==> flow/design.v <==
`timescale 1ns / 1ps
module compff2(ce,clk,x1,img1,x2,img2,y1,img3,y2,img4);
input ce,clk;
input signed [15:0] x1,img1,x2,img2;
output reg signed [15:0] y1,img3,y2,img4;
always @(posedge clk)
begin
y1 <= x1+x2;
img3 <= img1+ img2 ;
y2 <= x1-x2;
img4 <= img1 - img2;
end
endmodule
`timescale 1ns / 1ps
module compff4(ce,clk,xa1,imga1,xa2,imga2,xa3,imga3,xa4,imga4,yb1,imgb1,yb2,imgb2,yb3,imgb3,yb4,imgb4);
input ce,clk;
input signed[15:0] xa1,imga1,xa2,imga2,xa3,imga3,xa4,imga4;
output reg signed [15:0]yb1,imgb1,yb2,imgb2,yb3,imgb3,yb4,imgb4;
wire signed [15:0] yc1,imgc1,yc2,imgc2,yc3,imgc3,yc4,imgc4;
compff2 a0(ce,clk,xa1,imga1,xa3,imga3,yc1,imgc1,yc2,imgc2);
compff2 a1(ce,clk,xa2,imga2,xa4,imga4,yc3,imgc3,yc4,imgc4);
always @(posedge clk)
begin 
yb1 <= yc1 + yc3;
imgb1 <= imgc1 + imgc3;
yb2 <= yc2 + imgc4;
imgb2 <=  imgc2 - yc4 ;
yb3 <= yc1 - yc3;
imgb3 <= imgc1 - imgc3;
yb4 <= yc2 - imgc4;
imgb4 <= imgc2 +  yc4 ;
end
endmodule
`timescale 1ns / 1ps
module compff8(ce,clk,xg1,imgg1,xg2,imgg2,xg3,imgg3,xg4,imgg4,xg5,imgg5,xg6,imgg6,xg7,imgg7,xg8,imgg8,yh1,imgh1,yh2,imgh2,yh3,imgh3,yh4,imgh4,yh5,imgh5,yh6,imgh6,yh7,imgh7,yh8,imgh8);
input ce,clk;
input signed[15:0] xg1,imgg1,xg2,imgg2,xg3,imgg3,xg4,imgg4,xg5,imgg5,xg6,imgg6,xg7,imgg7,xg8,imgg8;
output reg signed[15:0] yh1,imgh1,yh2,imgh2,yh3,imgh3,yh4,imgh4,yh5,imgh5,yh6,imgh6,yh7,imgh7,yh8,imgh8;
wire signed [15:0] ya[7:0],imga[7:0];
compff4 b1(ce,clk,xg1,imgg1,xg3,imgg3,xg5,imgg5,xg7,imgg7,ya[0],imga[0],ya[1],imga[1],ya[2],imga[2],ya[3],imga[3]);
compff4 b2(ce,clk,xg2,imgg2,xg4,imgg4,xg6,imgg6,xg8,imgg8,ya[4],imga[4],ya[5],imga[5],ya[6],imga[6],ya[7],imga[7]);
function signed [15:0] m707;
input signed [15:0] s;
reg signed [31:0] p;
begin
p = s * 32'sd23167 + 32'sd16384;
m707 = p[30:15];
end
endfunction
always @(posedge clk)                
begin
yh1 <= ya[0] + ya[4]  ;
imgh1 <= imga[0] + imga[4] ;
yh2 <= ya[1]+ m707(ya[5] + imga[5]) ;
imgh2 <= imga[1]+ m707(imga[5] - ya[5]) ;
yh3 <= ya[2] + imga[6];
imgh3 <= imga[2] - ya[6];
yh4 <= ya[3] + m707(imga[7] - ya[7]);
imgh4 <= imga[3] - m707(ya[7] + imga[7]);
yh5 <= ya[0] - ya[4];
imgh5 <= imga[0] - imga[4];
yh6 <= ya[1] - m707(ya[5] + imga[5]);
imgh6 <= imga[1] + m707( ya[5] - imga[5]);
yh7 <= ya[2] - imga[6];
imgh7 <= imga[2] + ya[6];
yh8 <= ya[3] + m707(ya[7] - imga[7]);
imgh8 <= imga[3] + m707(ya[7] + imga[7]);
end
endmodule
==> flow/run.sh <==
#!/bin/bash
# the make line also repeats each setting of config.mk as NAME=value (left out here)
make -C /OpenROAD-flow-scripts/flow DESIGN_CONFIG=/design/flow/config.mk WORK_HOME=/design/flow/orfs CLKGATE_MAP_FILE= finish
==> flow/config.mk <==
export PLATFORM = sky130hd
export DESIGN_NAME = compff8
export DESIGN_NICKNAME = compff8
export VERILOG_FILES = /design/flow/design.v
export SDC_FILE = /design/flow/constraint.sdc
export NUM_CORES = 4
export LEC_CHECK = 0
export ABC_AREA = 1
export CAP_MARGIN = 5
export CELL_PAD_IN_SITES_DETAIL_PLACEMENT = 1
export CELL_PAD_IN_SITES_GLOBAL_PLACEMENT = 1
export CORE_ASPECT_RATIO = 0.6
export CORE_MARGIN = 7
export CORE_UTILIZATION = 40
export CTS_CLUSTER_SIZE = 21
export GPL_ROUTABILITY_DRIVEN = 0
export GPL_TIMING_DRIVEN = 0
export HOLD_SLACK_MARGIN = -0.06
export MAX_ROUTING_LAYER = met5
export PLACE_DENSITY = 0.65
export SLEW_MARGIN = 20
==> flow/constraint.sdc <==
create_clock -name core_clock -period 8.65 [get_ports {clk}]
set_input_delay 1.7300 -clock core_clock [delete_from_list [all_inputs] [get_ports {clk}]]
set_output_delay 1.7300 -clock core_clock [all_outputs]
set_load 0.01 [all_outputs]
==> results.txt, run 1 <==
Physical design

The run finished with no timing, DRC or antenna violations. The global route stage reports its total congestion overflow as 0.

The area fraction in mux cells stands at 0%. The tally of buffers added on design ports stands at between 500 and 600. Per the Yosys statistics, synthesis produced approximately 12,000 cells. The number of failing setup endpoints in the final timing report stands at 0. TritonCTS built the clock tree. Dividing the detail-routed wire length by the instance count gives 22.85 um. The worst hold path terminates at imgh5[15].

The ratio of routed vias to standard cells stands at 5.209. Setup total negative slack on the finished layout was measured at 0 ns. The vertical die size stands at 384.4 um. CTS added clock buffers totalling a little over 80.

The final layout net count stands at between 15,000 and 20,000. Clock skew on the completed layout was measured at 0.06305 ns. From synthesis to final layout, the design area changed by 18.05%.

The fmax stands at 118.6 MHz. The number of cells on the critical path stands at 38. The commonest register cell is dfxtp_1.

Measured against its own limit, the worst slew margin works out to around an eighth. The number of cells in the design after placement stands at around 15,000. The area of the core stands at roughly 230,000 um^2. After Yosys synthesis, AND-OR and OR-AND compound gates account for 10.85% of the synthesized area. For the finished layout, the period the worst path requires is between 8 and 9 ns. The H-tree was split into 3 levels. Ranked by instance count, the synthesized netlist is headed by inv_1 (2,753), nand2_1 (1,806), ha_1 (1,529). STA lists the startpoint of the worst hold path as b1.imgb1[15]. STA lists the endpoint of the worst register-to-register path as imgh4[10]. According to the floorplan report, the total die area is about 240,000 um^2.

The most critical setup path has its startpoint at b2.imgb4[5]. The remaining design rule violation count stands at 0. The number of library cell types mapped by synthesis stands at between 50 and 60. The startpoint identified for the worst register-to-register timing path is b2.imgb4[5]. The remaining antenna violation count stands at 0. The data required time at the worst endpoint stands at a little over 9 ns.

Setup repair after global routing could not meet its margin everywhere. By area, the combinational part of the netlist is dominated by adder cells. The utilization after layout stands at a little under half. The minimum setup slack among reg-to-reg paths stands at roughly 0.22 ns. The buffers plus inverters on the worst setup path stands at 7. The area fraction of the dominant cell type after synthesis stands at about a fifth. In this run, post-CTS hold repair placed 0 buffers. The deepest clock path buffer count stands at 3.

The clock drives 746 sinks. In the final report, the number of hold violations comes to 0. Among all stages on the critical path, the maximum delay recorded is approximately 0.62 ns. Ranked by total cell area, the synthesized netlist is headed by ha_1 (21%), dfxtp_1 (16%), fa_1 (16%). The worst setup path is captured at a flip-flop. The critical path is of the reg2reg type. The placement-stage cell area stands at just over 100,000 um^2.

The tally of yosys warning messages stands at 3. The number of global-route vias before repair was around 85,000. The violation tally from detailed-route iteration zero stands at about 5,600. The sequential element share of the synthesized area stands at 16.32%. Max-slew check failures listed in the final report amount to 0. The capture point of the critical path was reported as imgh4[10]. The post-route clock period utilization stands at a little over nine tenths. The worst hold path stage count stands at 2.

The fraction of registers with async set or reset after synthesis stands at 0%. The area fraction in full adders, half adders and majority gates stands at a little under two fifths. CTS placed an instance of clkbuf_16 at the clock tree root. The basic-gate share of the synthesized area counting and, or, nand and nor cells stands at between 10% and 20%. The timing report shows the most common cell along the critical path to be nand2_1. Summing the areas of all xor and xnor instances in the mapped netlist gives under 10% of the synthesized area. ha_1 takes more of the synthesized area than any other cell. The mean instance size in the synthesized netlist stands at 7.726 um^2. Counting every instance in the synthesized netlist gives 11,840. The largest fanout on the critical path stands at 9.

Grouping stages by cell kind, the critical path spends the most delay in adder cells. The latest clock arrival within the worst-skew pair stands at around 0.74 ns. Setup slack on the critical path of the routed design comes to around 0.22 ns. For this run, the chip area from Yosys synthesis comes to 91,480 um^2. The worst register-to-register path depth is 38.

The via total after detailed routing stands at 81,543. Yosys instantiated no cell more often than inv_1. The starting density of the core stands at 40.39%.

The total number of warnings across the stage logs stands at around 460. Yosys mapped a number of flops with a built-in enable equal to 0. The timing report shows that the slowest cell on the worst path is fa_1. The area of the mapped netlist stands at just over 90,000 um^2. The net count of the mapped netlist stands at 14,357. Entering global routing, the biggest net connects 23 pins. The flip-flop and latch count after synthesis stands at roughly 750. The half-perimeter wire length after placement stands at between 300 and 400 mm. Summing all non-filler instances in the final layout gives an area of 108,000 um^2. On the worst setup and hold paths after CTS, the clock-pin slew comes to ~0.06 ns.

STA classifies the critical path startpoint as a flip-flop. The number of placement rows stands at 135. The first global-routing pass estimated between 500 and 600 mm of wire. Across every metal layer, demand over resource in global routing totals between 20 and 30%.

The floorplan step set the die width to 631.4 um. The worst slack at placement stands at -1.435 ns.

The tightest min-delay check is of the reg2reg type. The first-pass iteration count of the detailed router stands at 6. The initial antenna violation count stands at between 40 and 50.

The arrival time of data at the worst endpoint is listed as around 9.0 ns. The number of top-level pins stands at approximately 500. The total wire length stands at around 360 mm.

The total of max-cap violations stands at 0. The transition time at the pin with the least slew margin stands at roughly 1.3 ns. The final instance count without filler cells stands at 15,653.
==> per-stage QoR <==
stage          hold WS (ns)
3_3_place_gp         0.6165
5_1_grt              0.6339
3_5_place_dp         0.6016
4_1_cts              0.6109
2_1_floorplan        0.5123
6_report             0.6068
==> layout make-up <==
| type | count | area (um^2) |
|---|---|---|
| antenna | 33 | 82.58 |
| clock buffer | 100 | 2220 |
| sequential | 746 | 14950 |
| inverter | 2763 | 10440 |
| multi-input combinational | 8143 | 68640 |
| timing repair buffer | 628 | 6108 |
| buffer | 173 | 899.6 |
| clock inverter | 53 | 877.1 |
| tap | 3014 | 3771 |
| fill | 27521 | 118500 |
==> per-layer routing <==
layer,wire (um),track usage (%),vias up
met3,29910,6.648,310
met1,176700,43.10,40477
met2,143700,41.11,2390
met4,7222,5.359,22
met5,133,0,-
li1,-,-,38344
==> timing repair <==
| item | CTS | global route |
|---|---|---|
| pin swaps | 21 | 74 |
| setup endpoints to repair | 98 | 86 |
| buffers inserted | 42 | 73 |
| endpoints found under the hold margin | 0 | 0 |
| resized | 229 | 480 |
==> run 2, diff against run 1 <==
Settings changed: ABC_AREA 1 to not set, CAP_MARGIN 5 to 20, CELL_PAD_IN_SITES_DETAIL_PLACEMENT 1 to not set, CELL_PAD_IN_SITES_GLOBAL_PLACEMENT 1 to not set, CORE_ASPECT_RATIO 0.6 to not set, CORE_MARGIN 7 to 2, CORE_UTILIZATION 40 to 70, CTS_CLUSTER_SIZE 21 to 55, GPL_ROUTABILITY_DRIVEN 0 to not set, GPL_TIMING_DRIVEN 0 to not set, HOLD_SLACK_MARGIN -0.06 to not set, MAX_ROUTING_LAYER met5 to met4, PLACE_DENSITY 0.65 to not set.
Clock period 8.65 ns to 9.08 ns, I/O delays scaled along.
==> results.txt, run 2 <==
Results of the flow run.

The number of buffers created by CTS stands at 82 (unchanged). Among the non-sequential cells, adder cells take the most area. The net count of the mapped netlist stands at 11,711 (-18%). The most common cell in the synthesized netlist is inv_1. The synthesized-area fraction occupied by ao, oa, aoi and oai cells stands at 12.63% (+1.8 points). The yosys stat cell total stands at 9,194 (-22%). The number of flops mapped to enable cells by yosys stands at 0 (unchanged). The area of the mapped netlist came to 82,760 um^2 (-9.5%). In the synthesized netlist, the cells that appear most often are inv_1 (2,118), ha_1 (1,529), dfxtp_1 (746). The total die size was 121,000 um^2 (-50%). The area share of xor/xnor cells in the synthesized design stands at 9.364% (+0.57 points). The placer's final routability congestion estimate stands at ~1.0. In the post-synthesis netlist, the biggest area contributors are ha_1 (23%), dfxtp_1 (18%), fa_1 (18%).

The starting density of the core stands at 70.37% (+30 points). The mean instance size in the synthesized netlist stands at 9.002 um^2 (+17%). Sorting the Yosys area breakdown by cell type puts at the top ha_1.

The number of cells in the design after placement stands at 11,904 (-23%). The number of library cell types mapped by synthesis stands at 89 (+65%). The cell sitting at the root of the clock tree is a clkbuf_16.

Global routing consumed, over all layers together, about two thirds of the routing resources. The area of the core was 117,600 um^2 (-48%). The half-perimeter wire length after placement stands at 209.1 mm (-33%). The area fraction in mux cells stands at 0.1482% (+0.15 points). The number of placement rows stands at 126 (-6.7%).

The sequential element share of the synthesized area stands at 18.04% (+1.7 points). The tally of yosys warning messages stands at 3 (unchanged). The stage where the run came to a stop is 5_1_grt. The basic-gate share of the synthesized area counting and, or, nand and nor cells was 8.729% (-6.1 points).

The area fraction of the dominant cell type after synthesis came to 23.12% (+2.2 points). The Yosys chip area was 82,760 um^2 (-9.5%). The area fraction in full adders, half adders and majority gates stands at 40.85% (+4.0 points). The level count of the clock H-tree stands at 3 (unchanged). The flip-flop and latch count after synthesis came to 746 (unchanged). The number of standard cells after synthesis was 9,194 (-22%). The first error in the log reads "[ERROR GRT-0232] Routing congestion too high. Check the congestion heatmap in the GUI". The tally of buffers added on design ports is 512 (unchanged). Looking at the cell usage after synthesis, the top flip-flop cell is dfxtp_1. The number of top-level pins stands at 514 (unchanged).

The fraction of registers with async set or reset after synthesis stands at 0% (unchanged). The run stopped with a tool error. The die width is 347.8 um (-45%).

The clock sink total was 746 (unchanged). The vertical die size came to 347.8 um (-9.5%). The deepest clock path buffer count stands at 3 (unchanged). Global routing finished with a remaining overflow of 184.
## run 2: through the flow
step           setup WS, ns  util (%)  area (um^2)  TNS, ns
4_1_cts             -0.2802     85.20       100200   -2.099
3_5_place_dp         -1.177     81.04        95310   -29.26
3_3_place_gp        -0.5007     81.04        95310   -5.781
2_1_floorplan       -0.1385         -        82860  -0.1385
## run 2: what timing repair did
item | CTS
resized | 311
pin swaps | 193
setup buffers | 73
gates cloned | 0
hold buffers | 0
setup endpoints to repair | 66
## run 2: per-layer routing
metal	overflow	global-route usage, %
met2	87	84.12
met4	67	55.16
met3	19	44.63
met1	11	67.56
met5	-	-
==> run 3, diff against run 2 <==
Settings changed: CTS_CLUSTER_SIZE 55 to 57, SETUP_SLACK_MARGIN set to -0.62.
Clock period 9.08 ns to 8.98 ns, I/O delays scaled along.
==> results.txt, run 3 <==
Results of the flow run.

The run stopped with a tool error. The flow stopped in 5_1_grt. The first error in the log reads "[ERROR GRT-0232] Routing congestion too high. Check the congestion heatmap in the GUI". The mean instance size in the synthesized netlist is 9.002 um^2 (unchanged). The basic-gate share of the synthesized area counting and, or, nand and nor cells stands at 8.729% (unchanged). The number of library cell types mapped by synthesis was 89 (unchanged). inv_1 is the most common cell in the netlist.

The deepest clock path buffer count stands at 3 (unchanged). The number of top-level pins stands at 514 (unchanged). The sequential element share of the synthesized area came to 18.04% (unchanged). The number of flops mapped to enable cells by yosys stands at 0 (unchanged). Per the synth stats, the flop cell with the highest instance count is dfxtp_1. The area fraction of the dominant cell type after synthesis stands at 23.12% (unchanged).

The half-perimeter wire length after placement came to 214.1 mm (+2.4%). For reference, the top cells by count after synthesis are inv_1 (2,118), ha_1 (1,529), dfxtp_1 (746). The overall global routing resource usage stands at approximately 59%. The area share of xor/xnor cells in the synthesized design stands at 9.364% (unchanged).

The clock sink total came to 746 (unchanged). The synthesized-area fraction occupied by ao, oa, aoi and oai cells stands at 12.63% (unchanged). The area of the core was 117,600 um^2 (unchanged).

The vertical die size came to 347.8 um (unchanged). The yosys stat cell total was 9,194 (unchanged). The level count of the clock H-tree came to 3 (unchanged). Summed over all layers, the global routing overflow is 26. Per the synthesis report, the dominant area consumer among library cells is ha_1. The number of buffers created by CTS came to 85 (+3.7%).

The tally of yosys warning messages stands at 3 (unchanged). The tree is rooted in a clkbuf_16. The placer's final routability congestion estimate came to 1.011 (-1.4%). The die width stands at 347.8 um (unchanged). The area fraction in mux cells stands at 0.1482% (unchanged).

The fraction of registers with async set or reset after synthesis stands at 0% (unchanged). The flip-flop and latch count after synthesis is 746 (unchanged). The area fraction in full adders, half adders and majority gates is 40.85% (unchanged).

The tally of buffers added on design ports is 512 (unchanged). The net count of the mapped netlist stands at 11,711 (unchanged). The hold buffer count at cts is 0 (unchanged).

By area the synthesized netlist is led by ha_1 (23%), dfxtp_1 (18%), fa_1 (18%). The area of the mapped netlist stands at 82,760 um^2 (unchanged). The worst slack at placement stands at -1.397 ns (-0.2199 ns). The starting density of the core is 70.37% (unchanged). The number of standard cells after synthesis stands at 9,194 (unchanged). The number of placement rows stands at 126 (unchanged). The total die size is 121,000 um^2 (unchanged). The Yosys chip area stands at 82,760 um^2 (unchanged). In the synthesized netlist, the dominant kind of combinational cell is adder cells. The placement-stage cell area stands at 96,130 um^2 (+0.87%).
==> run 3: what timing repair did <==
| item | in CTS |
|---|---|
| resized | 102 |
| buffers inserted | 13 |
| pin swaps | 44 |
| endpoints found under the setup margin | 39 |
==> run 3: per-stage QoR <==
step                      cells  hold slack, ns
after CTS                 12192          0.6353
after detailed placement  12023          0.6194
after global placement    12023          0.6178
after floorplan            9194          0.5123
==> run 3: metal layers <==
| metal | overflow | GRT usage, % |
|---|---|---|
| met1 | 5 | 60.09 |
| met4 | 6 | 52.01 |
| met3 | 6 | 33.67 |
| met5 | - | - |
| met2 | 9 | 81.00 |
==> run 4, diff against run 3 <==
Settings changed: CAP_MARGIN 20 to 5, CORE_UTILIZATION 70 to 72, CTS_CLUSTER_DIAMETER set to 326, CTS_CLUSTER_SIZE 57 to 24, MAX_ROUTING_LAYER met4 to not set, PLACE_DENSITY set to 0.65, SETUP_SLACK_MARGIN -0.62 to 1.47, TNS_END_PERCENT set to 10.
Clock period 8.98 ns to 9.58 ns, I/O delays scaled along.
==> results.txt, run 4 <==
Physical design

The remaining design rule violation count stands at 0. Setup repair after global routing could not meet its margin everywhere. According to the timing report, the critical path is launched from b2.imgb2[0]. The relative slew slack stands at ~7.7%. Looking at the hold checks, the worst path lands on b2.imgb1[15].

The mean instance size in the synthesized netlist stands at 9.002 um^2 (unchanged). The placement-stage cell area was 91,520 um^2 (-4.8%). The Yosys chip area stands at 82,760 um^2 (unchanged). After synthesis, the most frequently instantiated cells are inv_1 (2,118), ha_1 (1,529), dfxtp_1 (746).

Together, buffers and inverters on the worst path number 8. The die width stands at 343.0 um (-1.4%). The most critical setup path has its endpoint at yh4[15]. The total wire length stands at ~250 mm. The number of buffers created by CTS stands at 37 (-56%).

The number of failing setup endpoints in the final timing report stands at 1. The basic-gate share of the synthesized area counting and, or, nand and nor cells stands at 8.729% (unchanged). The vertical die size stands at 343.0 um (-1.4%). The worst slack at placement stands at -0.2728 ns (+1.125 ns). The number of global-route vias before repair came to slightly below 70,000.

The startpoint identified for the worst hold timing path is b2.a1.img3[15]. The first-pass iteration count of the detailed router stands at 6. The largest fanout on the critical path stands at 4. The tally of buffers added on design ports stands at 512 (unchanged). The area share of xor/xnor cells in the synthesized design stands at 9.364% (unchanged). The number of library cell types mapped by synthesis was 89 (unchanged).

The via total after detailed routing stands at between 60,000 and 70,000. The critical path in this run is classified as reg2reg. The path depth of the worst reg2reg path stands at around 41. The post-route clock period utilization stands at 100.3%.

STA classifies the critical path startpoint as a flip-flop. The average wire per standard cell stands at roughly 22 um. The hold buffer count at cts is 0 (unchanged).

The area of the core is 114,200 um^2 (-2.9%). The type recorded for the worst min-delay path is reg2reg. The largest net degree at the start of global routing stands at 25.

The layout checks failed on antenna rules, setup timing. TritonCTS built the clock tree. The sequential element share of the synthesized area was 18.04% (unchanged). The worst register-to-register path ends at yh4[15]. Counting I/O delays and the setup requirement, the final critical path takes around 9.6 ns. STA lists the startpoint of the worst register-to-register path as b2.imgb2[0]. After layout, the worst setup slack is -0.03056 ns.

The worst clock skew stands at 0.04738 ns. The global-route congestion overflow total stands at 0. The data required time at the worst endpoint stands at between 10 and 15 ns. The total die size stands at 117,700 um^2 (-2.7%). The clock sink total came to 746 (unchanged). The maximum cell stage delay along the critical path stands at approximately 0.57 ns. The flow ran to the end, but the layout failed its checks. Counting the fill cells in the layout gives approximately 6,600.

In the post-synthesis netlist, the cell with the most instances is inv_1. The worst hold path was traced through 2 stages. The number of placement rows is 124 (-1.6%). STA puts the critical path data arrival time at between 10 and 15 ns. The net count of the mapped netlist was 11,711 (unchanged). Among all flip-flop cells after synthesis, the most frequent one is dfxtp_1. The area fraction in mux cells stands at 0.1482% (unchanged). The area of the mapped netlist came to 82,760 um^2 (unchanged). In the final report, the number of hold violations comes to 0. The area fraction in full adders, half adders and majority gates was 40.85% (unchanged). The level count of the clock H-tree stands at 2 (-1). The final layout net count stands at between 10,000 and 15,000. The deepest clock path buffer count stands at 3 (unchanged). The initial antenna violation count was 34.

The number of flops mapped to enable cells by yosys was 0 (unchanged). The minimum setup slack among reg-to-reg paths stands at -0.03 ns. The max-slew violation count stands at 0.

The violation tally from detailed-route iteration zero stands at 5,606. The area fraction of the dominant cell type after synthesis is 23.12% (unchanged). The number of top-level pins came to 514 (unchanged). The overall global routing resource usage stands at between 30% and 40%. The half-perimeter wire length after placement stands at 198.7 mm (-7.2%).

The starting density of the core stands at 72.48% (+2.1 points). The flip-flop and latch count after synthesis was 746 (unchanged). The total number of warnings across the stage logs stands at 464. The yosys stat cell total stands at 9,194 (unchanged).

For reference, the clock transition at the flip-flops on the worst setup and hold paths is 0.12 ns. The final instance area stands at ~95,000 um^2. The latest clock arrival within the worst-skew pair stands at slightly below 0.7 ns. The transition time at the pin with the least slew margin stands at around 1.4 ns. The slowest stage of the critical path belongs to the cell fa_1. The number of standard cells after synthesis came to 9,194 (unchanged). The remaining antenna violation count stands at 1.

The global-route wire length before repair stands at 366.8 mm. The cell sitting at the root of the clock tree is a clkbuf_16. Among cell families on the critical path, the largest total delay comes from adder cells. The synthesis report lists the most area-consuming cells as ha_1 (23%), dfxtp_1 (18%), fa_1 (18%). The timing report shows the most common cell along the critical path to be fa_1. STA classifies the critical path endpoint as a flip-flop.

The fraction of registers with async set or reset after synthesis stands at 0% (unchanged). The ratio of routed vias to standard cells stands at between 5 and 6. The tally of yosys warning messages was 3 (unchanged). From synthesis to final layout, the design area changed by 14.91%. The synthesized-area fraction occupied by ao, oa, aoi and oai cells stands at 12.63% (unchanged). In the synthesized netlist, the dominant kind of combinational cell is adder cells. The number of cells on the critical path stands at just over 40.

The fmax stands at between 100 and 150 MHz. The placer's final routability congestion estimate is 1.007 (-0.37%).

Max-cap violations in this run came to 0. Looking at area per cell type in the netlist, the leader is ha_1.
run 4: final cells by class:
class / count / area (um^2) / area share, %
tap: 1512 / 1892 / 1.989
inverter: 2133 / 8019 / 8.432
antenna: 52 / 130.1 / 0.1368
timing repair buffer: 813 / 7427 / 7.810
clock inverter: 3 / 68.82 / 0.07236
clock buffer: 38 / 950.9 / 0.9999
multi-input combinational: 6203 / 61660 / 64.83
sequential: 746 / 14960 / 15.73
run 4: stage by stage:
step | setup TNS (ns) | hold WS, ns | std cells | utilization [%]
2_1_floorplan | 0 | 0.5123 | 9194 | -
3_3_place_gp | 0 | 0.5892 | 11324 | 80.14
3_5_place_dp | -0.9879 | 0.5986 | 11324 | 80.14
4_1_cts | 0 | 0.6126 | 11426 | 82.26
5_1_grt | -2.163 | 0.6267 | 11486 | 83.25
6_report | -0.03056 | 0.6116 | 11500 | 83.28
run 4: timing repair:
action / 4_1_cts / 5_1_grt
resized: 210 / 172
endpoints found under the setup margin: 100 / 100
pin swaps: 118 / 120
buffers inserted: 61 / 22
run 4: per-layer routing:
metal | global-route usage, % | routed length (um)
met4 | 26.38 | 20780
met3 | 5.064 | 17290
met5 | 0 | 38
met1 | 47.96 | 94330
met2 | 67.59 | 117100
==> run 5, diff against run 4 <==
Settings changed: CAP_MARGIN 5 to 40, CORE_UTILIZATION 72 to 16, CTS_CLUSTER_DIAMETER 326 to 216, CTS_CLUSTER_SIZE 24 to not set, GPL_TIMING_DRIVEN set to 0, PLACE_DENSITY 0.65 to not set, SETUP_SLACK_MARGIN 1.47 to 0.98, SLEW_MARGIN 20 to 15, TNS_END_PERCENT 10 to not set.
Clock period 9.58 ns to 6.22 ns, I/O delays scaled along.
==> results.txt, run 5 <==
Physical design

The run finished, with violations left. The checks that failed: setup timing. By area, the combinational part of the netlist is dominated by adder cells. Yosys reports that the most numerous cell types are inv_1 (2,118), ha_1 (1,529), dfxtp_1 (746). The buffers plus inverters on the worst setup path came to 8 (unchanged). The clock sink total stands at 746 (unchanged).

The worst slack at placement came to -4.422 ns (-4.149 ns). The area fraction in full adders, half adders and majority gates stands at 40.85% (unchanged). The area of the mapped netlist is 82,760 um^2 (unchanged). The fraction of registers with async set or reset after synthesis stands at 0% (unchanged). The largest net degree at the start of global routing is 19 (-24%).

The mean instance size in the synthesized netlist is 9.002 um^2 (unchanged). The multi-input gate area in the final layout stands at 64,050 um^2 (+3.9%). The average wire per standard cell was 17.96 um (-17%).

The number of cells on the critical path stands at 42 (+2.4%). The deepest clock path buffer count is 4 (+1).

The number of library cell types mapped by synthesis stands at 89 (unchanged). The capture point of the critical path was reported as yh8[15]. The area fraction in mux cells stands at 0.1482% (unchanged). Ranked by total cell area, the synthesized netlist is headed by ha_1 (23%), dfxtp_1 (18%), fa_1 (18%). The data required time at the worst endpoint is 6.97 ns (-3.24 ns).

The flip-flop and latch count after synthesis came to 746 (unchanged). In this run the critical register-to-register path is captured at yh8[15].

inv_1 is the most common cell in the netlist. The total number of warnings across the stage logs stands at 460 (-0.86%). The clock period minus final worst setup slack came to 9.518 ns (-0.09246 ns).

The path class of the tightest hold or removal check is reg2reg. Setup repair after global routing could not meet its margin everywhere. The minimum setup slack among reg-to-reg paths stands at -3.30 ns (-3.27 ns). The via total after detailed routing came to 64,957 (-4.9%).

The largest fanout on the critical path stands at 4 (unchanged). The worst hold path stage count stands at 2 (unchanged). The global-route congestion overflow total was 0 (unchanged). The tally of yosys warning messages came to 3 (unchanged).

The number of flops mapped to enable cells by yosys stands at 0 (unchanged). The storage element area is 14,960 um^2 (about the same). Looking at the hold checks, the worst path lands on imgh6[6]. The starting density of the core came to 16.04% (-56 points). The area of the core stands at 516,000 um^2 (+350%). The total of max-cap violations stands at 0 (unchanged). Grouping stages by cell kind, the critical path spends the most delay in adder cells.

The violation tally from detailed-route iteration zero is 3,141 (-44%). By instance count, the cell type seen most on the critical path is fa_1.

The number of top-level pins stands at 514 (unchanged). The worst setup path is captured at a flip-flop. The yosys stat cell total stands at 9,194 (unchanged). The final-layout setup total negative slack stands at -262.86 ns (-262.82 ns). The number of global-route vias before repair was 64,699 (-6.6%). The vertical die size stands at 723.2 um (+110%). The fill cell total of the finished layout is 56,549 (+760%). The ratio of routed vias to standard cells is 3.783 (-36%).

The worst clock skew is 0.09962 ns (+0.05224 ns). The placement-stage cell area stands at 98,660 um^2 (+7.8%). The cell type that accounts for the most area after synthesis is ha_1. The half-perimeter wire length after placement came to 266.8 mm (+34%).

The number of buffers created by CTS stands at 102 (+180%). Compared with the post-synthesis result, the final layout area differs by 30.44%. The die width stands at 723.2 um (+110%).

The post-route clock period utilization was 153.0% (+53 points). The global-route wire length before repair was 435.8 mm (+19%). The utilization after layout stands at 20.92% (-62 points). The number of cells in the design after placement is 16,705 (+48%).

The total wire length is 308.4 mm (+24%). The number of failing setup endpoints in the final timing report stands at 126 (+125). The final instance count without filler cells is 17,171 (+49%). The sequential element share of the synthesized area is 18.04% (unchanged). The level count of the clock H-tree is 3 (+1).

The net count of the mapped netlist stands at 11,711 (unchanged). The worst path arrival time came to 10.27 ns (+0.03 ns). The final layout net count was 12,671 (+1.8%). STA classifies the critical path startpoint as a flip-flop.

The area share of xor/xnor cells in the synthesized design was 9.364% (unchanged). The worst hold-check slack stands at 0.6034 ns (-0.008247 ns). The max-slew violation count came to 0 (unchanged). The fmax came to 105.1 MHz (+0.97%). The final tally of hold violations stands at 0 (unchanged). The launch point of the worst min-delay path is recorded as b1.imgb2[6].

The tally of buffers added on design ports was 512 (unchanged). The clock-pin slew of the registers on the worst-case setup and hold paths stands at 0.07 ns (-0.05 ns). Looking at the reg2reg group, the worst path starts from b2.yb2[0]. The latest clock arrival within the worst-skew pair stands at 0.87 ns (+0.18 ns). The number of standard cells after synthesis came to 9,194 (unchanged). The Yosys chip area is 82,760 um^2 (unchanged). The synthesized-area fraction occupied by ao, oa, aoi and oai cells stands at 12.63% (unchanged). Per STA, the startpoint of the critical path is b2.yb2[0].

The slowest stage of the critical path is the fa_1 cell. The remaining antenna violation count was 0 (-1). The hold buffer count at cts stands at 0 (unchanged). The total die size is 523,000 um^2 (+340%).

The placer's final routability congestion estimate is 0.9100 (-9.6%). The remaining design rule violation count is 0 (unchanged). The path depth of the worst reg2reg path stands at 42 (+2.4%). The relative slew slack stands at 33.18% (+26 points). The maximum cell stage delay along the critical path stands at 0.50 ns (-0.07 ns). The worst setup slack after layout stands at -3.298 ns (-3.268 ns). The initial antenna violation count stands at 111 (+230%).

The overall global routing resource usage stands at 11.37% (-29 points). The first-pass iteration count of the detailed router stands at 5 (-1). The basic-gate share of the synthesized area counting and, or, nand and nor cells stands at 8.729% (unchanged).

The commonest register cell is dfxtp_1. Clock tree synthesis selected as its root buffer the cell clkbuf_16. The critical path is of the reg2reg type. TritonCTS built the clock tree. The number of placement rows stands at 264 (+110%). The area fraction of the dominant cell type after synthesis stands at 23.12% (unchanged).

The final instance area stands at 108,000 um^2 (+14%). The transition time at the pin with the least slew margin is 0.9951 ns (-0.3839 ns).
## run 5: timing repair
item,in CTS,in global routing
setup endpoints to repair,126,126
gates resized,387,314
setup buffers,134,122
cloned,1,0
pin swaps,175,219
## run 5: per-layer routing
metal | GRT usage (%) | vias up | wire, um
met1 | 13.92 | 31374 | 131100
met4 | 4.298 | 20 | 14030
met5 | 0 | - | 138
li1 | - | 31619 | -
met3 | 1.942 | 473 | 15040
met2 | 19.80 | 1471 | 148000
## run 5: layout make-up
cell class                 instances  area share (%)
clock buffer                     125           2.583
multi-input combinational       6203           59.33
antenna                           24         0.05563
tap                             6916           8.016
buffer                           112          0.5169
clock inverter                    56          0.7197
inverter                        2133           7.475
timing repair buffer             856           7.450
sequential                       746           13.86
==> run 6, diff against run 5 <==
Settings changed: CAP_MARGIN 40 to 15, CELL_PAD_IN_SITES_DETAIL_PLACEMENT set to 0, CELL_PAD_IN_SITES_GLOBAL_PLACEMENT set to 1, CORE_MARGIN 2 to 7, CORE_UTILIZATION 16 to 58, CTS_CLUSTER_DIAMETER 216 to 156, CTS_CLUSTER_SIZE set to 13, GPL_ROUTABILITY_DRIVEN set to 0, GPL_TIMING_DRIVEN 0 to not set, MIN_ROUTING_LAYER set to met1, SETUP_SLACK_MARGIN 0.98 to not set, SLEW_MARGIN 15 to 20, TNS_END_PERCENT set to 80.
Clock period 6.22 ns to 8.88 ns, I/O delays scaled along.
==> results.txt, run 6 <==
Physical design

The run finished, with violations left. The reasons given for failing layout checks are setup timing. The global-route wire length before repair stands at 368.0 mm (-16%). The average wire per standard cell is 19.08 um (+6.2%).

The remaining design rule violation count is 0 (unchanged). The number of failing setup endpoints in the final timing report is 29 (-77%).

The fmax came to 107.3 MHz (+2.1%). The tally of yosys warning messages stands at 3 (unchanged). The worst path arrival time came to 9.87 ns (-0.40 ns). In the synthesized netlist, the cells that appear most often are inv_1 (2,118), ha_1 (1,529), dfxtp_1 (746). The transition time at the pin with the least slew margin stands at 0.9653 ns (-0.02980 ns). The level count of the clock H-tree stands at 3 (unchanged). The area share of xor/xnor cells in the synthesized design was 9.364% (unchanged). The total of max-cap violations is 0 (unchanged). The final-layout setup total negative slack stands at -4.811 ns (+258.04 ns).

The die width came to 391.7 um (-46%). The total number of warnings across the stage logs is 462 (+0.43%). The fraction of registers with async set or reset after synthesis came to 0% (unchanged). The number of library cell types mapped by synthesis was 89 (unchanged). Setup repair after global routing could not meet its margin everywhere.

On the critical path, the stage with the largest delay is an instance of fa_1. The worst setup path is captured at a flip-flop. The area fraction in full adders, half adders and majority gates is 40.85% (unchanged). The mean instance size in the synthesized netlist stands at 9.002 um^2 (unchanged). The yosys stat cell total stands at 9,194 (unchanged).

The total die size stands at 153,500 um^2 (-71%). The deepest clock path buffer count stands at 3 (-1). The data required time at the worst endpoint stands at 9.43 ns (+2.46 ns). The minimum setup slack among reg-to-reg paths came to -0.44 ns (+2.86 ns). The vertical die size came to 391.7 um (-46%).

The commonest register cell is dfxtp_1. The worst hold path stage count stands at 2 (unchanged). The clock sink total is 746 (unchanged). The overall global routing resource usage came to 30.39% (+19 points). The launch point of the worst register-to-register path is recorded as b2.imgb2[0].

In the synthesized netlist, the dominant kind of combinational cell is adder cells. The initial antenna violation count stands at 27 (-76%). The number of standard cells after synthesis is 9,194 (unchanged).

STA classifies the critical path startpoint as a flip-flop. The final tally of hold violations is 0 (unchanged). The final instance count without filler cells stands at 12,675 (-26%). The largest fanout on the critical path stands at 3 (-1). The via total after detailed routing was 67,108 (+3.3%). The max-slew violation count was 0 (unchanged). The Yosys chip area came to 82,760 um^2 (unchanged).

The number of global-route vias before repair stands at 68,639 (+6.1%). The global-route congestion overflow total is 0 (unchanged). The flip-flop and latch count after synthesis was 746 (unchanged). The sequential element share of the synthesized area stands at 18.04% (unchanged).

The area fraction in mux cells stands at 0.1482% (unchanged). The number of flops mapped to enable cells by yosys stands at 0 (unchanged). The latest clock arrival within the worst-skew pair stands at 0.71 ns (-0.16 ns). The relative slew slack stands at 35.18% (+2.0 points). Per STA, the startpoint of the critical path is b2.imgb2[0]. Among the stages of the critical path, the cell type that occurs most often is fa_1. The clock-pin slew of the registers on the worst-case setup and hold paths was 0.08 ns (about the same).

The worst clock skew was 0.06226 ns (-0.03735 ns). The worst setup slack after layout is -0.4388 ns (+2.859 ns). The total wire length stands at 241.8 mm (-22%). The first-pass iteration count of the detailed router stands at 6 (+1). The remaining antenna violation count stands at 0 (unchanged).

The number of placement rows was 138 (-48%). The path depth of the worst reg2reg path is 44 (+4.8%). The tally of buffers added on design ports stands at 512 (unchanged). The ratio of routed vias to standard cells is 5.295 (+40%). The path with the worst hold slack has its endpoint at b2.yb1[0]. The number of buffers created by CTS is 67 (-34%). The half-perimeter wire length after placement is 207.8 mm (-22%). For the worst min-delay path, the startpoint reported by OpenROAD is b2.a1.y2[0]. The layout-stage area growth over the synthesis result stands at 24.30%.

In this design, the largest share of critical-path delay is due to adder cells. By instance count, the leading cell after synthesis is inv_1. The min-delay analysis places its worst path in the category reg2reg. The final layout net count stands at 13,280 (+4.8%). The number of top-level pins is 514 (unchanged). The post-route clock period utilization stands at 104.9% (-48 points). The worst hold-check slack was 0.6045 ns (+0.001130 ns).

The net count of the mapped netlist came to 11,711 (unchanged). Looking at area per cell type in the netlist, the leader is ha_1. The violation tally from detailed-route iteration zero came to 3,529 (+12%). The number of cells on the critical path stands at 44 (+4.8%). The number of cells in the design after placement was 12,478 (-25%). Looking at the clock tree report, the root buffer type is clkbuf_16. The largest net degree at the start of global routing stands at 23 (+4).

The area fraction of the dominant cell type after synthesis is 23.12% (unchanged). Sorting the synthesized cells by area gives the leading types as ha_1 (23%), dfxtp_1 (18%), fa_1 (18%). The basic-gate share of the synthesized area counting and, or, nand and nor cells came to 8.729% (unchanged). The utilization after layout came to 72.66% (+52 points). The starting density of the core stands at 58.45% (+42 points). The area of the mapped netlist came to 82,760 um^2 (unchanged). STA lists the endpoint of the worst register-to-register path as imgh2[15]. Looking at the setup timing report, the critical path kind is reg2reg. The buffers plus inverters on the worst setup path was 9 (+1). The clock period minus final worst setup slack is 9.319 ns (-0.1993 ns).

The synthesized-area fraction occupied by ao, oa, aoi and oai cells stands at 12.63% (unchanged). OpenSTA lists the critical path endpoint as imgh2[15]. TritonCTS built the clock tree. The area of the core stands at 141,600 um^2 (-73%).

The maximum cell stage delay along the critical path stands at 0.54 ns (+0.04 ns).
run 6: area by class of cell:
class                   instances  area (um^2)
fillers                     11029        38710
clock buffers                  68         1680
diodes                         15        37.54
flip-flops and latches        746        14950
repair buffers               1612        13500
well taps                    1890         2365
clock inverters                 8        188.9
inverters                    2133         8023
multi-input cells            6203        62120
run 6: routing by layer:
metal | vias up | global-route usage, % | routed length [um]
li1 | 32715 | - | -
met1 | 32222 | 38.95 | 103500
met2 | 1726 | 51.76 | 113500
met3 | 441 | 3.405 | 11320
met4 | 4 | 13.86 | 13490
met5 | - | 0 | 29
run 6: timing repair:
action / 4_1_cts / 5_1_grt
resized: 314 / 224
setup buffers: 68 / 41
pin swaps: 186 / 152
hold buffers: 0 / 0
setup endpoints to repair: 66 / 70
run 6: per-stage QoR:
step	setup WS [ns]	instance area, um^2
finish	-0.4388	102900
floorplan	-0.1395	83050
global route	-0.8112	102900
CTS	-0.3700	101400
global placement	-0.7144	97590
detailed placement	-0.9275	97590
==> run 7, diff against run 6 <==
Settings changed: CAP_MARGIN 15 to 20, CELL_PAD_IN_SITES_DETAIL_PLACEMENT 0 to not set, CELL_PAD_IN_SITES_GLOBAL_PLACEMENT 1 to not set, CORE_MARGIN 7 to 2, CORE_UTILIZATION 58 to 72, CTS_CLUSTER_DIAMETER 156 to not set, CTS_CLUSTER_SIZE 13 to 25, GPL_ROUTABILITY_DRIVEN 0 to not set, MIN_ROUTING_LAYER met1 to not set, PLACE_DENSITY_LB_ADDON set to 0.02, SETUP_SLACK_MARGIN set to 3.33, TNS_END_PERCENT 80 to not set.
Clock period 8.88 ns to 11.5 ns, I/O delays scaled along.
==> results.txt, run 7 <==
Results of the flow run.

The run stopped with a tool error. Per the run summary, the flow got no further than 5_1_grt. For this run the top cell type by instance count after synthesis was inv_1.

The worst slack at placement is 1.300 ns (+2.227 ns). The level count of the clock H-tree came to 3 (unchanged). The flip-flop and latch count after synthesis is 746 (unchanged). The clock sink total came to 746 (unchanged). Per the synth stats, the flop cell with the highest instance count is dfxtp_1. The hold buffer count at cts stands at 0 (unchanged). The tally of buffers added on design ports stands at 512 (unchanged).

The area share of xor/xnor cells in the synthesized design stands at 9.364% (unchanged). The number of top-level pins stands at 514 (unchanged). ha_1 takes more of the synthesized area than any other cell. The net count of the mapped netlist was 11,711 (unchanged). The sequential element share of the synthesized area is 18.04% (unchanged).

The vertical die size stands at 343.0 um (-12%). The fraction of registers with async set or reset after synthesis stands at 0% (unchanged). The area of the core was 114,200 um^2 (-19%). The Yosys chip area came to 82,760 um^2 (unchanged). The synthesized-area fraction occupied by ao, oa, aoi and oai cells is 12.63% (unchanged).

The number of library cell types mapped by synthesis stands at 89 (unchanged). The die width stands at 343.0 um (-12%). The half-perimeter wire length after placement came to 200.2 mm (-3.7%). Per the CTS log, the root buffer master is clkbuf_16. Yosys shows that the main logic family after synthesis is adder cells. The area fraction in mux cells stands at 0.1482% (unchanged). The yosys stat cell total is 9,194 (unchanged). Yosys attributes the largest share of cell area to ha_1 (23%), dfxtp_1 (18%), fa_1 (18%). The deepest clock path buffer count stands at 3 (unchanged).

After its last routability iteration, the placer logged a weighted congestion of 1.016. The total die size stands at 117,700 um^2 (-23%). The mean instance size in the synthesized netlist stands at 9.002 um^2 (unchanged).

The area fraction in full adders, half adders and majority gates came to 40.85% (unchanged). After synthesis, the most frequently instantiated cells are inv_1 (2,118), ha_1 (1,529), dfxtp_1 (746). The tally of yosys warning messages stands at 3 (unchanged). The basic-gate share of the synthesized area counting and, or, nand and nor cells stands at 8.729% (unchanged). The area of the mapped netlist came to 82,760 um^2 (unchanged). The number of flops mapped to enable cells by yosys stands at 0 (unchanged).

The starting density of the core was 72.48% (+14 points). The number of placement rows stands at 124 (-10%). The number of buffers created by CTS was 81 (+21%). The area fraction of the dominant cell type after synthesis was 23.12% (unchanged). The number of standard cells after synthesis is 9,194 (unchanged).
==> run 7: through the flow <==
stage                     util [%]  instances  instance area, um^2  hold WS, ns
after floorplan                  -       9194                83730       0.5123
after global placement       79.29      11144                90540       0.5917
after detailed placement     79.29      11144                90540       0.6030
after CTS                    85.10      11495                97170       0.6082
==> run 7: timing repair <==
action	CTS
buffers inserted	202
resized	438
pin swaps	276
endpoints found under the setup margin	106
==> run 8, diff against run 7 <==
Settings changed: CTS_CLUSTER_DIAMETER set to 336, CTS_CLUSTER_SIZE 25 to 100, PLACE_DENSITY set to 0.39, PLACE_DENSITY_LB_ADDON 0.02 to not set, SETUP_SLACK_MARGIN 3.33 to -0.56.
Clock period 11.5 ns to 8.07 ns, I/O delays scaled along.
==> results.txt, run 8 <==
Results of the flow run.

The number of standard cells after synthesis came to 9,194 (unchanged). The tool reported: "[ERROR GRT-0232] Routing congestion too high. Check the congestion heatmap in the GUI". The worst slack at placement stands at -1.750 ns (-3.049 ns). The area fraction in mux cells was 0.1482% (unchanged).

By area, the combinational part of the netlist is dominated by adder cells. The biggest area contributor in the post-synthesis netlist is ha_1. Yosys attributes the largest share of cell area to ha_1 (23%), dfxtp_1 (18%), fa_1 (18%). The number of library cell types mapped by synthesis was 89 (unchanged). The number of placement rows stands at 124 (unchanged). The tally of buffers added on design ports stands at 512 (unchanged). The run stopped with a tool error. The half-perimeter wire length after placement stands at 222.6 mm (+11%). The synthesized-area fraction occupied by ao, oa, aoi and oai cells stands at 12.63% (unchanged). The tally of yosys warning messages stands at 3 (unchanged). The placer's final routability congestion estimate stands at 1.056 (+3.9%). The area share of xor/xnor cells in the synthesized design came to 9.364% (unchanged). For this run, the leading register cell type out of synthesis is dfxtp_1. The number of cells in the design after placement was 12,179 (+9.3%). The global-route congestion overflow total stands at between 300 and 400.

The area of the mapped netlist stands at 82,760 um^2 (unchanged). The area of the core stands at 114,200 um^2 (unchanged). The yosys stat cell total stands at 9,194 (unchanged).

The area fraction of the dominant cell type after synthesis stands at 23.12% (unchanged). The hold buffer count at cts came to 0 (unchanged). By count the netlist is led by inv_1 (2,118), ha_1 (1,529), dfxtp_1 (746). The clock sink total stands at 746 (unchanged). The basic-gate share of the synthesized area counting and, or, nand and nor cells stands at 8.729% (unchanged).

The die width stands at 343.0 um (unchanged). In the post-synthesis netlist, the cell with the most instances is inv_1. The flip-flop and latch count after synthesis was 746 (unchanged). The number of top-level pins was 514 (unchanged). The area fraction in full adders, half adders and majority gates was 40.85% (unchanged). The level count of the clock H-tree stands at 1 (-2). For this run, the total global-route usage over all layers was measured as between 70% and 80%.

The fraction of registers with async set or reset after synthesis stands at 0% (unchanged). The Yosys chip area stands at 82,760 um^2 (unchanged). The starting density of the core stands at 72.48% (unchanged). The number of flops mapped to enable cells by yosys is 0 (unchanged).

The vertical die size stands at 343.0 um (unchanged). The net count of the mapped netlist stands at 11,711 (unchanged). The mean instance size in the synthesized netlist stands at 9.002 um^2 (unchanged).

In this run the clock root is driven by a clkbuf_16. The number of buffers created by CTS stands at 11 (-86%). The deepest clock path buffer count stands at 3 (unchanged). It got as far as 5_1_grt and failed there. The total die size was 117,700 um^2 (unchanged). The sequential element share of the synthesized area was 18.04% (unchanged).
## run 8: repair_timing
item	CTS
setup endpoints to repair	76
gates resized	483
setup buffers	158
gates cloned	0
pin swaps	340
## run 8: stage by stage
stage | hold slack (ns) | cell area (um^2)
after detailed placement | 0.5952 | 97960
after floorplan | 0.5123 | 83320
after global placement | 0.5821 | 97960
after CTS | 0.6113 | 101500
## run 8: per-layer routing
metal	GRT usage, %	GRT overflow
met5	46.59	9
met4	64.02	125
met3	62.76	56
met2	90.94	148
met1	74.78	51
==> run 9, diff against run 8 <==
Settings changed: ABC_AREA set to 1, CORE_UTILIZATION 72 to 52, CTS_CLUSTER_DIAMETER 336 to not set, CTS_CLUSTER_SIZE 100 to not set, PLACE_DENSITY 0.39 to not set, SETUP_SLACK_MARGIN -0.56 to not set.
Clock period 8.07 ns to 6.93 ns, I/O delays scaled along.
==> results.txt, run 9 <==
Physical design

STA puts the critical path data arrival time at roughly 8.5 ns. The die width was 423.4 um (+23%). The mean instance size in the synthesized netlist came to 7.726 um^2 (-14%). Summing all non-filler instances in the final layout gives an area of approximately 120,000 um^2. The slowest stage of the critical path belongs to the cell fa_1. The tally of yosys warning messages stands at 3 (unchanged). The worst setup path is launched from a flip-flop. The initial antenna violation count came to 33. The hold buffer count at cts was 0 (unchanged). The type recorded for the worst min-delay path is reg2reg.

Per the synthesis report, the dominant area consumer among library cells is ha_1. In this run the most critical hold path is launched from b1.yb3[15]. The total of max-cap violations stands at 0. The final report lists the setup-violating endpoint count as around 110. Per the detailed-route log, wirelength across all metal layers totals 330.9 mm.

Relative to the synthesized area, the layout overhead comes to 36.27%. By instance count, the leading cell after synthesis is inv_1. The maximum cell stage delay along the critical path stands at ~0.57 ns.

The area fraction in full adders, half adders and majority gates came to 36.89% (-4.0 points). The yosys stat cell total is 11,840 (+29%). After detailed routing, the number of vias per cell comes to 5.290. The vertical die size was 423.4 um (+23%).

The area fraction of the dominant cell type after synthesis is 20.91% (-2.2 points). The global-route wire length before repair stands at slightly below 500 mm. On the reported timing paths, the clock transition at the registers reads around 0.07 ns.

The DRC violation total left in the routed layout is recorded as 0. The first routing iteration left between 5,000 and 6,000 violations. The number of top-level pins stands at 514 (unchanged). The half-perimeter wire length after placement came to 271.3 mm (+22%). The number of library cell types mapped by synthesis came to 54 (-39%).

The Yosys chip area came to 91,480 um^2 (+11%). The latest clock arrival within the worst-skew pair stands at 0.76 ns. The final layout net count stands at around 17,000. The number of cells in the design after placement stands at 15,992 (+31%). The area share of xor/xnor cells in the synthesized design is 8.793% (-0.57 points). The overall global routing resource usage stands at a little over a third. The first-pass iteration count of the detailed router stands at 8. The post-route clock period utilization stands at 112.4%. The data required time at the worst endpoint stands at roughly 7.6 ns. The total die size stands at 179,300 um^2 (+52%).

The worst hold path stage count stands at 2. The total overflow left after global routing is 0. The relative slew slack stands at a little over a quarter. The final timing report lists clock skew as around 0.052 ns. The sequential element share of the synthesized area stands at 16.32% (-1.7 points).

The starting density of the core was 52.46% (-20 points). The path depth of the worst reg2reg path stands at 39. The fraction of registers with async set or reset after synthesis came to 0% (unchanged).

The fmax stands at 128.3 MHz. The area of the mapped netlist came to 91,480 um^2 (+11%).

The level count of the clock H-tree stands at 3 (+2). A clean result was blocked by setup timing. The most used flip-flop cell after synthesis is dfxtp_1. In the synthesized netlist, the cells that appear most often are inv_1 (2,753), nand2_1 (1,806), ha_1 (1,529). The worst path in the final design needs a cycle of 7.793 ns, including I/O delays and setup. The logs give a warning total of between 400 and 500. The tally of buffers added on design ports is 512 (unchanged). The remaining antenna violation count stands at 0. Entering global routing, the biggest net connects 18 pins.

Setup repair after global routing could not meet its margin everywhere. The max-slew violation count stands at 0. The placer's final routability congestion estimate stands at 1.020 (-3.4%). The endpoint of the worst hold path is reported as yh3[15]. In this run the critical register-to-register path is launched from b2.imgb2[2]. CTS placed an instance of clkbuf_16 at the clock tree root. The final tally of hold violations stands at 0.

The number of standard cells after synthesis stands at 11,840 (+29%). The via total after detailed routing stands at roughly 87,000. The minimum setup slack among reg-to-reg paths stands at -0.86 ns. The area fraction in mux cells stands at 0% (-0.15 points).

According to the timing report, the critical path is captured at yh6[10]. The number of flops mapped to enable cells by yosys stands at 0 (unchanged). Per STA, the worst path accumulates the most delay in the family adder cells. The basic-gate share of the synthesized area counting and, or, nand and nor cells stands at 14.87% (+6.1 points). The most numerous cell type found on the critical path is nand2_1. The worst slack at placement stands at -1.159 ns (+0.5903 ns). The number of global-route vias before repair stands at between 80,000 and 90,000. The synthesized-area fraction occupied by ao, oa, aoi and oai cells is 10.85% (-1.8 points).

The worst setup slack after layout stands at -0.8627 ns. The worst setup path is captured at a flip-flop. The finished layout holds about 16,000 standard cells, fillers aside. Along the critical path, the tally of buffer and inverter instances is 10. The endpoint identified for the worst register-to-register timing path is yh6[10]. The number of buffers created by CTS stands at 85 (+74). TritonCTS built the clock tree. After synthesis, the largest family of logic cells by area is adder cells. The critical path starts at b2.imgb2[2]. The number of placement rows came to 153 (+23%). The placement-stage cell area is 111,700 um^2 (+14%). The setup path with the least slack is of type reg2reg. Looking at the max-slew report, the worst-margin pin has a slew of 1.101 ns. The number of cells on the critical path stands at 39.

The average wire per standard cell stands at 20.14 um. The report shows a maximum critical-path fanout of 4. The main area contributors are ha_1 (21%), dfxtp_1 (16%), fa_1 (16%). The deepest clock path buffer count was 3 (unchanged).

The net count of the mapped netlist came to 14,357 (+23%). The flip-flop and latch count after synthesis stands at 746 (unchanged). The clock sink total stands at 746 (unchanged). The run finished, with violations left. The area of the core was 174,400 um^2 (+53%).
run 9: layer usage:
metal  share of wire, %  routed length (um)  vias up  GRT usage, %
li1                   -                   -    41373             -
met1                 41              137100    41758         44.50
met2                 46              153800     2981         57.66
met3                5.7               18840      771         3.890
met4                6.3               20980       26         17.56
met5              0.049                 163        -             0
run 9: what timing repair did:
action,4_1_cts,5_1_grt
setup endpoints to repair,119,120
pin swaps,369,521
endpoints found under the hold margin,0,0
setup buffers,131,141
gates resized,803,1027
run 9: cell type report:
type	count	area, um^2
Multi-Input combinational cell	8143	74040
Fill cell	13273	49730
Timing Repair Buffer	2273	19060
Sequential cell	746	15010
Inverter	2763	10470
Tap cell	2325	2909
Clock buffer	97	2252
Clock inverter	60	869.6
Antenna cell	22	55.05
run 9: through the flow:
stage	hold WS (ns)	setup TNS, ns	utilization (%)
6_report	0.6124	-48.66	71.48
5_1_grt	0.6452	-77.55	71.47
4_1_cts	0.6201	-34.71	68.54
3_5_place_dp	0.5996	-82.80	64.05
3_3_place_gp	0.5868	-70.01	64.05
2_1_floorplan	0.5123	-7.536	-
==> run 10, diff against run 9 <==
Settings changed: CORE_UTILIZATION 52 to 56.
Clock period 6.93 ns to 11.6 ns, I/O delays scaled along.
==> results.txt, run 10 <==
Physical design

Summed over all instances, the cell type with the most area after synthesis is ha_1. The relative slew slack came to 10.48% (-16 points). The number of cells in the design after placement stands at 14,352 (-10%). For the worst min-delay path, the startpoint reported by OpenROAD is b2.imgb3[15]. The flow ran to the end and the layout has no timing, DRC or antenna violations. The endpoint identified for the worst register-to-register timing path is yh6[15]. The final instance count without filler cells stands at 14,536 (-12%).

The worst hold path stage count was 2 (unchanged). The met2 capacity usage during global routing was 53.99% (-3.7 points). The average wire per standard cell was 19.92 um (-1.1%).

The deepest clock path buffer count is 3 (unchanged). Per the CTS log, the root buffer master is clkbuf_16. The most critical min-delay path falls under reg2reg. The clock-pin slew of the registers on the worst-case setup and hold paths stands at 0.06 ns (about the same). The number of standard cells after synthesis was 11,840 (unchanged). The number of failing setup endpoints in the final timing report is 0 (-100%).

TritonCTS built the clock tree. The number of global-route vias before repair stands at 78,194 (-11%). The max-slew violation count stands at 0 (unchanged). The utilization after layout came to 62.69% (-8.8 points). The placement-stage cell area stands at 98,570 um^2 (-12%). The die width came to 408.2 um (-3.6%). The global-route congestion overflow total is 0 (unchanged).

The flip-flop and latch count after synthesis stands at 746 (unchanged). For reference, the top cells by area after synthesis are ha_1 (21%), dfxtp_1 (16%), fa_1 (16%). STA classifies the critical path startpoint as a flip-flop. The clock period minus final worst setup slack stands at 9.962 ns (+2.169 ns). The worst clock skew was 0.06930 ns (+0.01692 ns).

The final-layout setup total negative slack stands at 0 ns (+48.66 ns). For the worst reg-to-reg path, the startpoint reported by OpenROAD is b2.imgb2[13]. The number of buffers created by CTS came to 87 (+2.4%). The mean instance size in the synthesized netlist is 7.726 um^2 (unchanged). The half-perimeter wire length after placement stands at 250.5 mm (-7.7%).

The overall global routing resource usage stands at 34.11% (-0.57 points). The net count of the mapped netlist stands at 14,357 (unchanged). The hold buffer count at cts is 0 (unchanged). The minimum setup slack among reg-to-reg paths stands at 1.64 ns (+2.50 ns). The tally of yosys warning messages stands at 3 (unchanged). The basic-gate share of the synthesized area counting and, or, nand and nor cells stands at 14.87% (unchanged).

The final instance area stands at 101,800 um^2 (-18%). The worst path arrival time came to 10.60 ns (+2.14 ns).

The total number of warnings across the stage logs came to 458 (-0.43%). The starting density of the core stands at 56.33% (+3.9 points). The remaining antenna violation count was 0 (unchanged).

The ratio of routed vias to standard cells stands at 5.413 (+2.3%). Of the combinational cells, the family taking the most area is adder cells.

The first-pass iteration count of the detailed router was 8 (unchanged). The level count of the clock H-tree stands at 3 (unchanged).

The synthesized-area fraction occupied by ao, oa, aoi and oai cells stands at 10.85% (unchanged). The tally of buffers added on design ports is 512 (unchanged). The worst slack at placement came to 1.835 ns (+2.994 ns). The largest net degree at the start of global routing is 33 (+15). The most critical setup path has its endpoint at yh6[15]. The area of the core came to 162,400 um^2 (-6.9%). The number of flops mapped to enable cells by yosys stands at 0 (unchanged). STA classifies the critical path endpoint as a flip-flop. The area of the mapped netlist stands at 91,480 um^2 (unchanged). The final tally of hold violations is 0 (unchanged). The area fraction in mux cells came to 0% (unchanged). The initial antenna violation count was 32 (-3.0%).

The number of cells on the critical path stands at 38 (-2.6%). By count the netlist is led by inv_1 (2,753), nand2_1 (1,806), ha_1 (1,529). The sequential element share of the synthesized area came to 16.32% (unchanged).

The area share of xor/xnor cells in the synthesized design is 8.793% (unchanged). The placer's final routability congestion estimate was 1.029 (+0.83%). The area fraction of the dominant cell type after synthesis stands at 20.91% (unchanged). The post-cts gate resize count came to 0 (-100%). The global-route wire length before repair came to 443.0 mm (-8.7%).

The clock sink total is 746 (unchanged). The path depth of the worst reg2reg path stands at 38 (-2.6%). For this design, the slowest cell found on the critical path is ha_1. The fmax stands at 100.4 MHz (-22%). The area fraction in full adders, half adders and majority gates is 36.89% (unchanged). The vertical die size stands at 408.2 um (-3.6%). The worst hold-check slack came to 0.6116 ns (-0.0007680 ns).

The yosys stat cell total was 11,840 (unchanged).

The global routing met1 resource utilization was 46.68% (+2.2 points). The latest clock arrival within the worst-skew pair stands at 0.77 ns (about the same). The total die size is 166,600 um^2 (-7.1%). The fraction of registers with async set or reset after synthesis is 0% (unchanged). The met3 global-route usage is 4.905% (+1.0 points).

The total wire length came to 289.5 mm (-13%). OpenSTA lists the critical path startpoint as b2.imgb2[13]. Grouping stages by cell kind, the critical path spends the most delay in adder cells. The most frequently used library cell after synthesis is inv_1.

The buffers plus inverters on the worst setup path was 10 (unchanged). The number of top-level pins stands at 514 (unchanged). The via total after detailed routing stands at 78,685 (-9.5%).

The maximum cell stage delay along the critical path was 0.78 ns (+0.21 ns). The total of max-cap violations stands at 0 (unchanged). The number of buffers inserted by post-CTS setup repair came to 0 (-100%). The Yosys chip area stands at 91,480 um^2 (unchanged). The data required time at the worst endpoint is 12.24 ns (+4.64 ns). The post-route clock period utilization was 85.88% (-27 points). By instance count, the cell type seen most on the critical path is inv_1. The transition time at the pin with the least slew margin was 1.333 ns (+0.2323 ns). Setup repair after global routing left no endpoint under its margin. Per the GRT log, the top usage layer is met2. In the setup report, the worst path falls into the class reg2reg.

The number of placement rows stands at 148 (-3.3%). The violation tally from detailed-route iteration zero stands at 6,143 (+4.8%). Post-synth the commonest register cell is dfxtp_1. Hold analysis lists the worst path endpoint as yh3[15]. The final layout net count stands at 14,783 (-11%).

The remaining design rule violation count was 0 (unchanged). The worst setup slack after layout stands at 1.638 ns (+2.501 ns). Compared with the post-synthesis result, the final layout area differs by 11.28%. The number of library cell types mapped by synthesis came to 54 (unchanged). The largest fanout on the critical path stands at 19 (+15).
[run 10: cell type report]
type                    instances  area, um^2
multi-input cells            8143       65320
fillers                     14667       60600
flip-flops and latches        746       14930
inverters                    2763       10370
repair buffers                525        5223
well taps                    2175        2721
clock buffers                 102        2313
clock inverters                54       853.3
diodes                         28       70.07
[run 10: routing by layer]
| metal | vias up | routed length, um |
|---|---|---|
| li1 | 37875 | - |
| met1 | 37382 | 127500 |
| met2 | 2904 | 128100 |
| met3 | 514 | 19640 |
| met4 | 10 | 14180 |
| met5 | - | 69 |
